==> v34 <==
==> flow/design.v <==
`default_nettype none
module fifo_16_1024_ft
  (
   input wire        clk,
   input wire        srst,
   input wire [15:0] din,
   input wire        wr_en,
   input wire        rd_en,
   output wire [15:0] dout,
   output wire       full,
   output reg        overflow,
   output wire       empty,
   output wire       valid,
   output reg        underflow,
   output wire       wr_rst_busy,
   output wire       rd_rst_busy
   );
    localparam DEPTH_LOG2 = 4;
    reg [15:0] mem [0:(1<<DEPTH_LOG2)-1];
    reg [DEPTH_LOG2:0] wp;
    reg [DEPTH_LOG2:0] rp;
    assign empty = (wp == rp);
    assign full = (wp[DEPTH_LOG2] != rp[DEPTH_LOG2]) &&
                  (wp[DEPTH_LOG2-1:0] == rp[DEPTH_LOG2-1:0]);
    assign valid = ~empty;
    assign dout = mem[rp[DEPTH_LOG2-1:0]];
    assign wr_rst_busy = 1'b0;
    assign rd_rst_busy = 1'b0;
    always @(posedge clk) begin
	if(wr_en == 1'b1 && full == 1'b0) begin
	    mem[wp[DEPTH_LOG2-1:0]] <= din;
	end
    end
    always @(posedge clk) begin
	if(srst == 1'b1) begin
	    wp <= 0;
	    rp <= 0;
	    overflow <= 1'b0;
	    underflow <= 1'b0;
	end else begin
	    if(wr_en == 1'b1 && full == 1'b0) begin
		wp <= wp + 1'b1;
	    end
	    if(rd_en == 1'b1 && empty == 1'b0) begin
		rp <= rp + 1'b1;
	    end
	    overflow <= wr_en & full;
	    underflow <= rd_en & empty;
	end
    end
endmodule  
`default_nettype wire
`default_nettype none
module ether_rx#(parameter APP_KEY=16'h6000)
(
input wire clk,
input wire reset,
input wire [511:0] recv_data,
input wire recv_valid,
input wire recv_sop,
input wire recv_eop,
input wire [7:0] recv_mty,
output reg [111:0] ether_header_data,
output reg ether_header_valid,
output reg [511:0] ether_data_data,
output reg ether_data_valid,
output reg ether_data_sop,
output reg ether_data_eop,
output reg [7:0] ether_data_mty
);
    enum {IDLE, RECV_ALL, LAST_ONE} state;
    reg [399:0] recv_buf;
    reg [7:0] recv_mty_reg;
    reg ether_data_sop_reg;
    always @(posedge clk) begin
	if(reset == 1'b1) begin
	    state <= IDLE;
	    ether_header_data <= 112'd0;
	    ether_header_valid <= 1'b0;
	    ether_data_data <= 512'd0;
	    ether_data_valid <= 1'b0;
	    ether_data_sop <= 1'b0;
	    ether_data_eop <= 1'b0;
	    ether_data_mty <= 8'd0;
	    recv_buf <= 400'd0;
	    recv_mty_reg <= 8'd0;
	    ether_data_sop_reg <= 1'b0;
	end else begin
	case(state)
	    IDLE: begin
		if(recv_sop == 1'b1 && recv_valid == 1'b1 && recv_data[415:400] == APP_KEY) begin
		    ether_header_data <= recv_data[511:400];
		    ether_header_valid <= 1'b1;
		    if(recv_eop == 1'b1) begin
			ether_data_data <= {recv_data[399:0], 112'd0};
			ether_data_eop <= 1'b1;
			ether_data_sop <= 1'b1;
			ether_data_valid <= 1'b1;
			ether_data_mty <= recv_mty + 14;
			state <= IDLE;
		    end else begin
			ether_data_valid <= 1'b0;
			ether_data_sop_reg <= 1'b1;
			recv_buf <= recv_data[399:0];
			state <= RECV_ALL;
		    end
		end else begin
		    ether_header_data <= 112'd0;
		    ether_header_valid <= 1'b0;
		    ether_data_data <= 512'd0;
		    ether_data_valid <= 1'b0;
		    ether_data_sop <= 1'b0;
		    ether_data_eop <= 1'b0;
		    ether_data_mty <= 8'd0;
		    recv_buf <= 400'd0;
		    recv_mty_reg <= 8'd0;
		    ether_data_sop_reg <= 1'b0;
		end
	    end
	    RECV_ALL: begin
		if(recv_valid == 1'b1) begin
		    ether_data_data <= {recv_buf[399:0], recv_data[511:400]};
		    ether_data_valid <= 1'b1;
		    ether_data_sop <= ether_data_sop_reg;
		    ether_data_sop_reg <= 1'b0;
		    recv_buf <= recv_data[399:0];
		    if(recv_eop == 1'b1) begin
			if(recv_mty >= 50) begin
			    ether_data_mty <= recv_mty - 50;
			    ether_data_eop <= 1'b1;
			    state <= IDLE;
			end else begin
			    ether_data_eop <= 1'b0;
			    recv_mty_reg <= recv_mty + 14;
			    state <= LAST_ONE;
			end
		    end
		end else begin
		    ether_data_valid <= 1'b0;
		end
	    end
	    LAST_ONE: begin
		ether_data_data <= {recv_buf, 112'h0};
		ether_data_valid <= 1'b1;
		ether_data_eop <= 1'b1;
		ether_data_sop <= 1'b0;
		ether_data_mty <= recv_mty_reg;
		state <= IDLE;
	    end
	    default: begin
		state <= IDLE;
	    end
	endcase
	end
    end
endmodule  
`default_nettype wire
`default_nettype none
module ether_tx
(
input wire clk,
input wire reset,
input wire [111:0] ether_header_data,
input wire ether_header_valid,
input wire [511:0] ether_data_data,
input wire ether_data_valid,
input wire ether_data_sop,
input wire ether_data_eop,
input wire [7:0] ether_data_mty,
output reg [511:0] send_data,
output reg send_valid,
output reg send_sop,
output reg send_eop,
output reg [7:0] send_mty
);
    enum {IDLE, RECV_ALL, LAST_ONE} state;
    reg [399:0] send_buf;
    reg [7:0] send_mty_reg;
    always @(posedge clk) begin
	if(reset == 1'b1) begin
	    state <= IDLE;
	    send_data <= 512'd0;
	    send_valid <= 1'b0;
	    send_sop <= 1'b0;
	    send_eop <= 1'b0;
	    send_mty <= 8'd0;
	    send_buf <= 112'd0;
	    send_mty_reg <= 8'd0;
	end else begin
	case(state)
	    IDLE: begin
		if(ether_header_valid == 1'b1 && ether_data_sop == 1'b1 && ether_data_valid == 1'b1) begin
		    send_data <= {ether_header_data, ether_data_data[511:112]};
		    send_valid <= 1'b1;
		    send_sop <= 1'b1;
		    send_buf <= ether_data_data[111:0];
		    if(ether_data_eop == 1'b1) begin
			if(ether_data_mty >= 14) begin
			    send_mty <= ether_data_mty - 14;
			    send_eop <= 1'b1;
			    state <= IDLE;
			end else begin
			    send_mty_reg <= ether_data_mty + 50;
			    send_eop <= 1'b0;
			    state <= LAST_ONE;
			end
		    end else begin
			send_eop <= 1'b0;
			state <= RECV_ALL;
		    end
		end else begin
		    send_data <= 512'd0;
		    send_valid <= 1'b0;
		    send_sop <= 1'b0;
		    send_eop <= 1'b0;
		    send_mty <= 8'd0;
		    send_buf <= 112'd0;
		    send_mty_reg <= 8'd0;
		end
	    end
	    RECV_ALL: begin
		if(ether_data_valid == 1'b1) begin
		    send_data <= {send_buf, ether_data_data[511:112]};
		    send_valid <= 1'b1;
		    send_sop <= 1'b0;
		    send_buf <= ether_data_data[111:0];
		    if(ether_data_eop == 1'b1) begin
			if(ether_data_mty >= 14) begin
			    send_mty <= ether_data_mty - 14;
			    send_eop <= 1'b1;
			    state <= IDLE;
			end else begin
			    send_mty_reg <= ether_data_mty + 50;
			    send_eop <= 1'b0;
			    state <= LAST_ONE;
			end
		    end
		end else begin
		    send_valid <= 1'b0;
		end
	    end
	    LAST_ONE: begin
		send_data <= {send_buf, 400'd0};
		send_valid <= 1'b1;
		send_eop <= 1'b1;
		send_sop <= 1'b0;
		send_mty <= send_mty_reg;
		state <= IDLE;
	    end
	    default: begin
		state <= IDLE;
	    end
	endcase
	end
    end
endmodule  
`default_nettype wire
`default_nettype none
module cmac_usplus_emitter
  (
   input wire clk,
   input wire reset,
   input wire [511:0] din_data,
   input wire din_valid,
   input wire din_sop,
   input wire din_eop,
   input wire [7:0] din_mty,
   output reg [511:0] dout_data,
   output reg dout_valid,
   output wire dout_kick,
   output wire [13:0] dout_bytes,
   input wire cmac_busy,
   input wire cmac_done,
   input wire cmac_tx_rdy
   );
    reg[7:0] data_ready_state;
    reg dout_ready;
    reg [15:0] dout_count;
    always @(posedge clk) begin
	if(reset == 1'b1) begin
	    dout_valid <= 1'b0;
	    dout_ready <= 1'b0;
	    dout_count <= 16'd0;
	    data_ready_state <= 8'd0;
	end else begin
	    dout_data <= din_data;
	    dout_valid <= din_valid;
	    if(data_ready_state == 0) begin
		if(din_valid == 1 && din_sop == 1) begin
		    if(din_eop == 1) begin
			dout_ready <= 1;
			dout_count <= 64 - din_mty;
		    end else begin
			dout_ready <= 0;
			dout_count <= 64;
			data_ready_state <= data_ready_state + 1;
		    end
		end else begin
		    dout_ready <= 0;
		end
	    end else if(data_ready_state == 1) begin
		if(din_valid == 1) begin
		    if(din_eop == 1) begin
			dout_ready <= 1;
			dout_count <= dout_count + (64 - din_mty);
			data_ready_state <= 0;
		    end else begin
			dout_ready <= 0;
			dout_count <= dout_count + 64;
		    end
		end else begin
		    dout_ready <= 0;
		end
	    end else begin
		dout_ready <= 0;
	    end
	end
    end
    reg fifo_rd;
    wire [15:0] fifo_q;
    wire fifo_full, fifo_empty;
    wire fifo_valid;
    wire fifo_overflow, fifo_underflow;
    wire fifo_wr_rst_busy, fifo_rd_rst_busy;
    fifo_16_1024_ft fifo_i(.clk(clk),
			   .srst(reset),
			   .din(dout_count),
			   .wr_en(dout_ready),
			   .rd_en(fifo_rd),
			   .dout(fifo_q),
			   .full(fifo_full),
			   .overflow(fifo_overflow),
			   .empty(fifo_empty),
			   .valid(fifo_valid),
			   .underflow(fifo_underflow),
			   .wr_rst_busy(fifo_wr_rst_busy),
			   .rd_rst_busy(fifo_rd_rst_busy));
    reg [7:0] kick_state;
    reg kick_reg;
    reg [13:0] bytes_reg;
    assign dout_kick = kick_reg;
    assign dout_bytes = bytes_reg;
    always @(posedge clk) begin
	if(reset == 1'b1) begin
	    kick_reg <= 1'b0;
	    bytes_reg <= 14'd0;
	    kick_state <= 8'd0;
	    fifo_rd <= 1'b0;
	end else begin
	    case(kick_state)
		0 : begin
		    if(fifo_valid && cmac_tx_rdy) begin
			kick_reg <= 1'b1;
			kick_state <= kick_state + 1;
			bytes_reg <= fifo_q[13:0];
			fifo_rd <= 1'b1;
		    end else begin
			kick_reg <= 1'b0;
			fifo_rd <= 1'b0;
		    end
		end
		1 : begin
		    fifo_rd <= 1'b0;
		    if(cmac_busy == 1'b1) begin  
			kick_reg <= 1'b0;
			kick_state <= kick_state + 1;
		    end
		end
		2 : begin
		    if(cmac_done == 1'b1) begin  
			kick_state <= 0;
		    end
		end
		default: begin
		    kick_state <= 0;
		    kick_reg <= 1'b0;
		    fifo_rd <= 1'b0;
		end
	    endcase  
	end
    end
endmodule  
`default_nettype wire
`default_nettype none
module ether_echo
  (
   input wire         clk,
   input wire         reset,
   input wire [127:0] rx_dataout0,
   input wire [127:0] rx_dataout1,
   input wire [127:0] rx_dataout2,
   input wire [127:0] rx_dataout3,
   input wire         rx_enaout0,
   input wire         rx_sopout0,
   input wire         rx_eopout0,
   input wire         rx_eopout1,
   input wire         rx_eopout2,
   input wire         rx_eopout3,
   input wire [3:0]   rx_mtyout0,
   input wire [3:0]   rx_mtyout1,
   input wire [3:0]   rx_mtyout2,
   input wire [3:0]   rx_mtyout3,
   output wire [511:0] send_data,
   output wire         send_valid,
   output wire         send_sop,
   output wire         send_eop,
   output wire [7:0]   send_mty,
   output wire         tx_kick,
   output wire [13:0]  tx_bytes,
   input wire          cmac_busy,
   input wire          cmac_done,
   input wire          cmac_tx_rdy
   );
    wire [7:0] recv_mty = rx_eopout3 == 1'b1 ? rx_mtyout3
	       : rx_eopout2 == 1'b1 ? rx_mtyout2 + 8'd16
	       : rx_eopout1 == 1'b1 ? rx_mtyout1 + 8'd32
	       : rx_eopout0 == 1'b1 ? rx_mtyout0 + 8'd48
               : 8'd0;
    wire [111:0] ether_header_data;
    wire         ether_header_valid;
    wire [511:0] ether_data_data;
    wire         ether_data_valid;
    wire         ether_data_sop;
    wire         ether_data_eop;
    wire [7:0]   ether_data_mty;
    ether_rx#(.APP_KEY(16'h3434)) ether_rx_i
      (
       .clk(clk),
       .reset(reset),
       .recv_data({rx_dataout0, rx_dataout1, rx_dataout2, rx_dataout3}),
       .recv_valid(rx_enaout0),
       .recv_sop(rx_sopout0),
       .recv_eop(rx_eopout0 || rx_eopout1 || rx_eopout2 || rx_eopout3),
       .recv_mty(recv_mty),
       .ether_header_data(ether_header_data),
       .ether_header_valid(ether_header_valid),
       .ether_data_data(ether_data_data),
       .ether_data_valid(ether_data_valid),
       .ether_data_sop(ether_data_sop),
       .ether_data_eop(ether_data_eop),
       .ether_data_mty(ether_data_mty)
       );
    ether_tx ether_tx_i
      (
       .clk(clk),
       .reset(reset),
       .ether_header_data({ether_header_data[63:16], ether_header_data[111:64], ether_header_data[15:0]}),  
       .ether_header_valid(ether_header_valid),
       .ether_data_data(ether_data_data),
       .ether_data_valid(ether_data_valid),
       .ether_data_sop(ether_data_sop),
       .ether_data_eop(ether_data_eop),
       .ether_data_mty(ether_data_mty),
       .send_data(send_data),
       .send_valid(send_valid),
       .send_sop(send_sop),
       .send_eop(send_eop),
       .send_mty(send_mty)
       );
    cmac_usplus_emitter cmac_usplus_emitter_i
      (
       .clk(clk),
       .reset(reset),
       .din_data(send_data),
       .din_valid(send_valid),
       .din_sop(send_sop),
       .din_eop(send_eop),
       .din_mty(send_mty),
       .dout_data(),
       .dout_valid(),
       .dout_kick(tx_kick),
       .dout_bytes(tx_bytes),
       .cmac_busy(cmac_busy),
       .cmac_done(cmac_done),
       .cmac_tx_rdy(cmac_tx_rdy)
       );
endmodule  
`default_nettype wire
==> flow/run.sh <==
#!/bin/bash
# the make line also repeats each setting of config.mk as NAME=value (left out here)
make -C /OpenROAD-flow-scripts/flow DESIGN_CONFIG=/design/flow/config.mk WORK_HOME=/design/flow/orfs CLKGATE_MAP_FILE= finish
==> flow/config.mk <==
export PLATFORM = sky130hd
export DESIGN_NAME = ether_echo
export DESIGN_NICKNAME = ether_echo
export VERILOG_FILES = /design/flow/design.v
export SDC_FILE = /design/flow/constraint.sdc
export NUM_CORES = 4
export LEC_CHECK = 0
export CAP_MARGIN = 20
export CORE_MARGIN = 2
export CORE_UTILIZATION = 70
export CTS_CLUSTER_DIAMETER = 214
export CTS_CLUSTER_SIZE = 15
export SETUP_SLACK_MARGIN = -0.17
export SLEW_MARGIN = 20
==> flow/constraint.sdc <==
create_clock -name core_clock -period 2.8 [get_ports {clk}]
set_input_delay 0.5600 -clock core_clock [delete_from_list [all_inputs] [get_ports {clk}]]
set_output_delay 0.5600 -clock core_clock [all_outputs]
set_load 0.01 [all_outputs]
==> v20 (differences from v34) <==
--- a/flow/config.mk
+++ b/flow/config.mk
@@ -8,7 +8,4 @@
 export CAP_MARGIN = 20
 export CORE_MARGIN = 2
-export CORE_UTILIZATION = 70
-export CTS_CLUSTER_DIAMETER = 214
-export CTS_CLUSTER_SIZE = 15
-export SETUP_SLACK_MARGIN = -0.17
+export CORE_UTILIZATION = 40
 export SLEW_MARGIN = 20
==> flow/constraint.sdc (replaced) <==
create_clock -name core_clock -period 3.02 [get_ports {clk}]
set_input_delay 0.6040 -clock core_clock [delete_from_list [all_inputs] [get_ports {clk}]]
set_output_delay 0.6040 -clock core_clock [all_outputs]
set_load 0.01 [all_outputs]
==> Slide: Implementation Results <==
Key Metrics from the Run

Status
  – Status: timing/DRC/antenna clean

Final layout
  – Post-Layout Cell Count: 11800

Global routing
  – Met3 Track Usage GR: 5.46%

Place
  – Dpl hpwl: 177 mm
The numbers above come from v20.

==> Slide: Implementation Results <==
Key Metrics from the Run

STA
  – Setup ws final: -459 ps
  – # setup viols final: 58

Status
  – Failed Checks: negative setup slack
  – Status: failed layout checks
The numbers above come from v34.

